==> 02-27 <==
// miniRV
module miniRV (
    input   wire                clk,
    input   wire                rst,
    input   wire[31:0]      inst_i,
    input   wire[31:0]      mem_rdata_i,
    output  wire[13:0]   inst_addr_o,
    output  wire[15:0]          mem_addr_o,
    output  wire                mem_wen_o,
    output  wire[31:0]      mem_wdata_o,
    output          debug_wb_have_inst,    
    output [31:0]   debug_wb_pc,           
    output          debug_wb_ena,          
    output [4:0]    debug_wb_reg,          
    output [31:0]   debug_wb_value         
);
wire                pc_sel_i;
wire                id_pc_sel_o;
wire[15:0]          pc_br_addr_i;
wire[15:0]  pc_pc_o;
wire[15:0]  pc_pc4_o;
assign inst_addr_o = pc_pc_o[15:2];
wire[15:0]          ifid_pc_o;
wire[15:0]          ifid_pc4_o;
wire[31:0]      ifid_inst_o;
wire                idex_inst_valid_i;
wire[31:0]      idex_op1_i;
wire[31:0]      idex_op2_i;
wire[1:0]           idex_alu_sel_i;
wire[3:0]           idex_alu_op_i;
wire                idex_reg_wen_i;
wire[4:0]   idex_reg_waddr_i;
wire[1:0]           idex_wb_sel_i;
wire                idex_mem_wen_i;
wire[31:0]      idex_mem_wdata_i;
wire[31:0]      idex_op1_o;
wire[31:0]      idex_op2_o;
wire[1:0]           idex_alu_sel_o;
wire[3:0]           idex_alu_op_o;
wire                idex_reg_wen_o;
wire[4:0]   idex_reg_waddr_o;
wire[1:0]           idex_wb_sel_o;
wire[15:0]  idex_pc_o;
wire[15:0]  idex_pc4_o;
wire                idex_mem_wen_o;
wire[31:0]      idex_mem_wdata_o;
wire[31:0]      ex_data_forward_o;
wire                exmem_inst_valid_i;
wire                exmem_mem_wen_i;
wire[31:0]      exmem_mem_wdata_i;
wire                exmem_reg_wen_i;
wire[4:0]   exmem_reg_waddr_i;
wire[31:0]      exmem_alu_result_i;
wire[1:0]           exmem_wb_sel_i;
wire[15:0]          exmem_pc4_i;
wire                exmem_inst_valid_o;
wire                exmem_reg_wen_o;
wire[4:0]   exmem_reg_waddr_o;
wire[31:0]      exmem_alu_result_o;
wire[1:0]           exmem_wb_sel_o;
wire[15:0]          exmem_pc4_o;
wire[15:0]          exmem_pc_i;
wire[15:0]          exmem_pc_o;
wire                memwb_reg_wen_i;
  ...
==> flow/config.mk <==
export PLATFORM = sky130hd
export DESIGN_NAME = miniRV
export DESIGN_NICKNAME = miniRV
export VERILOG_FILES = /design/flow/design.v
export SDC_FILE = /design/flow/constraint.sdc
export NUM_CORES = 4
export LEC_CHECK = 0
export CAP_MARGIN = 25
export CELL_PAD_IN_SITES_GLOBAL_PLACEMENT = 3
export CORE_MARGIN = 4
export CORE_UTILIZATION = 57
export CTS_CLUSTER_DIAMETER = 82
export GPL_ROUTABILITY_DRIVEN = 0
export HOLD_SLACK_MARGIN = 0.14
export SLEW_MARGIN = 20
==> flow/constraint.sdc <==
create_clock -name core_clock -period 9.5 [get_ports {clk}]
set_input_delay 1.9000 -clock core_clock [delete_from_list [all_inputs] [get_ports {clk}]]
set_output_delay 1.9000 -clock core_clock [all_outputs]
set_load 0.01 [all_outputs]
run.sh (not shown) runs the stock make flow with config.mk's settings and CLKGATE_MAP_FILE=.
==> 09-11: changes against 02-27 <==
==> flow/config.mk (replaced) <==
export PLATFORM = sky130hd
export DESIGN_NAME = miniRV
export DESIGN_NICKNAME = miniRV
export VERILOG_FILES = /design/flow/design.v
export SDC_FILE = /design/flow/constraint.sdc
export NUM_CORES = 4
export LEC_CHECK = 0
export CAP_MARGIN = 20
export CORE_MARGIN = 2
export CORE_UTILIZATION = 72
export CTS_CLUSTER_SIZE = 22
export PLACE_DENSITY = 0.66
export SETUP_SLACK_MARGIN = 1.72
export SLEW_MARGIN = 20
==> flow/constraint.sdc (replaced) <==
create_clock -name core_clock -period 6.61 [get_ports {clk}]
set_input_delay 1.3220 -clock core_clock [delete_from_list [all_inputs] [get_ports {clk}]]
set_output_delay 1.3220 -clock core_clock [all_outputs]
set_load 0.01 [all_outputs]
==> 06-05: changes against 02-27 <==
==> flow/config.mk (replaced) <==
export PLATFORM = sky130hd
export DESIGN_NAME = miniRV
export DESIGN_NICKNAME = miniRV
export VERILOG_FILES = /design/flow/design.v
export SDC_FILE = /design/flow/constraint.sdc
export NUM_CORES = 4
export LEC_CHECK = 0
export ABC_AREA = 1
export CAP_MARGIN = 20
export CORE_MARGIN = 2
export CORE_UTILIZATION = 57
export SETUP_SLACK_MARGIN = 0.51
export SLEW_MARGIN = 20
==> flow/constraint.sdc (replaced) <==
create_clock -name core_clock -period 4.97 [get_ports {clk}]
set_input_delay 0.9940 -clock core_clock [delete_from_list [all_inputs] [get_ports {clk}]]
set_output_delay 0.9940 -clock core_clock [all_outputs]
set_load 0.01 [all_outputs]
==> deck_impl_summary.md <==
Run Summary

Clocking
  – Number of buffers created by CTS: roughly 140

Placement
  – Dpl ws: -0.907 ns
  – Hpwl dp: around 220 mm

Run status
  – Status: did not finish
  – Exit stage: global routing
  – Tool Error: [ERROR GRT-0116] Global routing finished with congestion. Check the congestion regions in the DRC Viewer.

Global routing
  – Total gr overflow: around 940
  – Grt met1 use: 0.896

Die
  – Chip area: 107000 um2
# the run above: 09-11

==> deck_impl_summary.md <==
Implementation Results

STA
  – Final setup margin: -0.670 ns
  – # setup viols final: roughly 78

Placement
  – Dpl ws: -0.992 ns

Die
  – Chip area: about 140000 um2

Global routing
  – Total gr overflow: 0

Run status
  – Failed layout checks: negative setup slack
  – Status: failed layout checks
# the run above: 06-05

==> deck_impl_summary.md <==
Implementation Results

Global routing
  – Grt met1 use: 0.537
  – Total gr overflow: 0

Placement
  – Dpl ws: ~0.6 ns
  – Hpwl dp: ~180 mm

Run status
  – Status: finished clean

Clocking
  – Number of buffers created by CTS: around 150
# the run above: 02-27


========
==> inputs of run D <==
Starting RTL as in the previous note.
clock: 4.97 ns
lec_check: 0
cap_margin: 0
core_margin: 2
core_utilization: 66
cts_cluster_diameter: 372
cts_cluster_size: 15
slew_margin: 20
tns_end_percent: 5
==> inputs of run B, as changes to run D <==
- ABC_AREA: default -> 0
- CAP_MARGIN: 0 -> 30
- CORE_ASPECT_RATIO: default -> 1.69
- CORE_UTILIZATION: 66 -> 23
- CTS_CLUSTER_DIAMETER: 372 -> default
- CTS_CLUSTER_SIZE: 15 -> default
- PLACE_DENSITY_LB_ADDON: default -> 0.17
- SLEW_MARGIN: 20 -> 25
- TNS_END_PERCENT: 5 -> default
==> flow/constraint.sdc (replaced) <==
create_clock -name core_clock -period 5.28 [get_ports {clk}]
set_input_delay 1.0560 -clock core_clock [delete_from_list [all_inputs] [get_ports {clk}]]
set_output_delay 1.0560 -clock core_clock [all_outputs]
set_load 0.01 [all_outputs]
==> inputs of run R, as changes to run D <==
- CAP_MARGIN: 0 -> 20
- CORE_UTILIZATION: 66 -> 40
- CTS_CLUSTER_DIAMETER: 372 -> default
- CTS_CLUSTER_SIZE: 15 -> default
- TNS_END_PERCENT: 5 -> default
==> flow/constraint.sdc (replaced) <==
create_clock -name core_clock -period 12.2 [get_ports {clk}]
set_input_delay 2.4400 -clock core_clock [delete_from_list [all_inputs] [get_ports {clk}]]
set_output_delay 2.4400 -clock core_clock [all_outputs]
set_load 0.01 [all_outputs]
==> qor summary <==
metric                                                                          run R                      run D                   run B
Non-clock inverter total of the final layout                                      125                          -                     125
Init Core Util                                                                  40.2%                      66.3%                   23.1%
Capturing element type of the critical path                                 flip-flop                          -               flip-flop
Int Pwr                                                                       8.31 mW                          -                 19.8 mW
Count of filler cells inserted in the layout                                    16500                          -                   32700
Total placed cells including tap cells                                           7658                       7959                   10800
Slew Limit Headroom                                                             18.0%                          -                   31.3%
Placement Cell Area                                                        0.0800 mm²                 0.0895 mm²              0.0944 mm²
Routability-driven placement congestion ratio                                   0.998                       1.07                    1.04
Highest metal layer used by the detailed router                                  met5                          -                    met5
Share of the cycle needed by the critical path after routing                    78.9%                          -                    139%
X dimension of the die                                                         438 µm                     342 µm                  445 µm
Cell seen most often among critical-path stages               sky130_fd_sc_hd__nor2_1                          -  sky130_fd_sc_hd__buf_4
Sequential cell fraction of total power                                         48.1%                          -                   45.0%
Outcome                                              no timing/DRC/antenna violations  aborted with a tool error         failed layout checks
Failing step                                                                        -   global routing (5_1_grt)                       -
Reasons for failing layout checks                                                   -                          -            setup timing
Non-clock buffering overhead                                                    3.50%                          -                   15.3%
End of the worst register-to-register path                               u_pc.pc_o[3]                          -            u_pc.pc_o[9]
Beginning of the critical path                                       u_id_ex.op2_o[4]                          -        u_id_ex.op2_o[1]
Buffer depth of the longest clock path                                              3                          3                       4
Average detailed-routed wire length per instance                              36.4 µm                          -                 34.5 µm
Logic area                                                                 0.0332 mm²                          -              0.0337 mm²
Max-capacitance violation count                                                     0                          -                       0

========
==> trial 63 <==
Starting RTL as in the previous note.
==> flow/config.mk <==
export PLATFORM = sky130hd
export DESIGN_NAME = miniRV
export DESIGN_NICKNAME = miniRV
export VERILOG_FILES = /design/flow/design.v
export SDC_FILE = /design/flow/constraint.sdc
export NUM_CORES = 4
export LEC_CHECK = 0
export ABC_AREA = 1
export CAP_MARGIN = 25
export CELL_PAD_IN_SITES_DETAIL_PLACEMENT = 2
export CELL_PAD_IN_SITES_GLOBAL_PLACEMENT = 2
export CORE_ASPECT_RATIO = 1.2
export CORE_MARGIN = 8
export CORE_UTILIZATION = 27
export CTS_CLUSTER_DIAMETER = 118
export CTS_CLUSTER_SIZE = 41
export GPL_ROUTABILITY_DRIVEN = 1
export GPL_TIMING_DRIVEN = 0
export HOLD_SLACK_MARGIN = -0.03
export MIN_ROUTING_LAYER = met2
export SLEW_MARGIN = 20
export TNS_END_PERCENT = 70
==> flow/constraint.sdc <==
create_clock -name core_clock -period 5.62 [get_ports {clk}]
set_input_delay 1.1240 -clock core_clock [delete_from_list [all_inputs] [get_ports {clk}]]
set_output_delay 1.1240 -clock core_clock [all_outputs]
set_load 0.01 [all_outputs]
==> build 23 (differences from trial 63) <==
ABC_AREA = default   (was 1)
CAP_MARGIN = 20   (was 25)
CELL_PAD_IN_SITES_DETAIL_PLACEMENT = default   (was 2)
CELL_PAD_IN_SITES_GLOBAL_PLACEMENT = default   (was 2)
CORE_ASPECT_RATIO = default   (was 1.2)
CORE_MARGIN = 2   (was 8)
CORE_UTILIZATION = 63   (was 27)
CTS_CLUSTER_DIAMETER = 345   (was 118)
CTS_CLUSTER_SIZE = 17   (was 41)
GPL_ROUTABILITY_DRIVEN = default   (was 1)
GPL_TIMING_DRIVEN = default   (was 0)
HOLD_SLACK_MARGIN = default   (was -0.03)
MIN_ROUTING_LAYER = default   (was met2)
TNS_END_PERCENT = default   (was 70)
==> flow/constraint.sdc (replaced) <==
create_clock -name core_clock -period 6.29 [get_ports {clk}]
set_input_delay 1.2580 -clock core_clock [delete_from_list [all_inputs] [get_ports {clk}]]
set_output_delay 1.2580 -clock core_clock [all_outputs]
set_load 0.01 [all_outputs]
==> build 38 (differences from trial 63) <==
ABC_AREA = default   (was 1)
CAP_MARGIN = 20   (was 25)
CELL_PAD_IN_SITES_DETAIL_PLACEMENT = default   (was 2)
CELL_PAD_IN_SITES_GLOBAL_PLACEMENT = default   (was 2)
CORE_ASPECT_RATIO = default   (was 1.2)
CORE_MARGIN = 2   (was 8)
CORE_UTILIZATION = 40   (was 27)
CTS_CLUSTER_DIAMETER = default   (was 118)
CTS_CLUSTER_SIZE = default   (was 41)
GPL_ROUTABILITY_DRIVEN = default   (was 1)
GPL_TIMING_DRIVEN = default   (was 0)
HOLD_SLACK_MARGIN = default   (was -0.03)
MIN_ROUTING_LAYER = default   (was met2)
TNS_END_PERCENT = default   (was 70)
==> flow/constraint.sdc (replaced) <==
create_clock -name core_clock -period 9.5 [get_ports {clk}]
set_input_delay 1.9000 -clock core_clock [delete_from_list [all_inputs] [get_ports {clk}]]
set_output_delay 1.9000 -clock core_clock [all_outputs]
set_load 0.01 [all_outputs]
==> results <==
| metric | build 38 | build 23 | trial 63 |
|---|---|---|---|
| Result of the run | no timing/DRC/antenna violations | complete, but fails checks | stopped before the end |
| Last stage reached | - | - | 5_1_grt |
| Violated checks | - | setup timing | - |
| Yosys aoi share | 9.29% | 9.29% | 17.5% |
| Critical Path Source | u_id_ex.op1_o[6] | u_id_ex.op2_o[23] | - |
| Setup slack after layout | 0.774 ns | -1.11 ns | - |
| Critical path's most frequent cell | sky130_fd_sc_hd__nor2_1 | sky130_fd_sc_hd__nor2_1 | - |
| Non-clk buf share | 4.16% | 11.6% | - |
| 1st-iter DRT viols | 7160 | 12722 | - |
| Detailed route wirelength on metal2 | 143 mm | 138 mm | - |
| Pins Over Slew Limit | 0 | 0 | - |
| RD Place Congestion | 1.04 | 1.10 | 1.29 |
| Count of final hold-check violations | 0 | 0 | - |
| Yosys Instances | 5273 | 5273 | 9260 |
| Clock latency on the worst-skew pair | 0.83 ns | 0.78 ns | - |
| Total die area | 192000 sq um | 123000 sq um | 307000 sq um |
| Max IR drop VDD | 0.000143 V | 0.000309 V | - |
| Placeable Area | 188000 sq um | 118000 sq um | 288000 sq um |
| Critical path data required time | 10.19 ns | 6.92 ns | - |
| Uppermost layer routed | met5 | met5 | - |
| Number of tap cells added at floorplan | 2495 | 1600 | - |
| Fmax | 115 MHz | 135 MHz | - |
| Period utilisation layout | 91.8% | 118% | - |
| Register share after synthesis | 53.3% | 53.3% | 51.5% |
| CP Class | flip-flop to flip-flop | flip-flop to flip-flop | - |
| Slowest library cell on the worst path | sky130_fd_sc_hd__a221oi_1 | sky130_fd_sc_hd__dfrtp_1 | - |
| Nonclk buf count | 381 | 1212 | - |
| Post-synthesis instance total | 5273 | 5273 | 9260 |
| Number of ordinary inverters in the final layout | 125 | 125 | - |
Power is estimated from default activity; no workload was simulated.
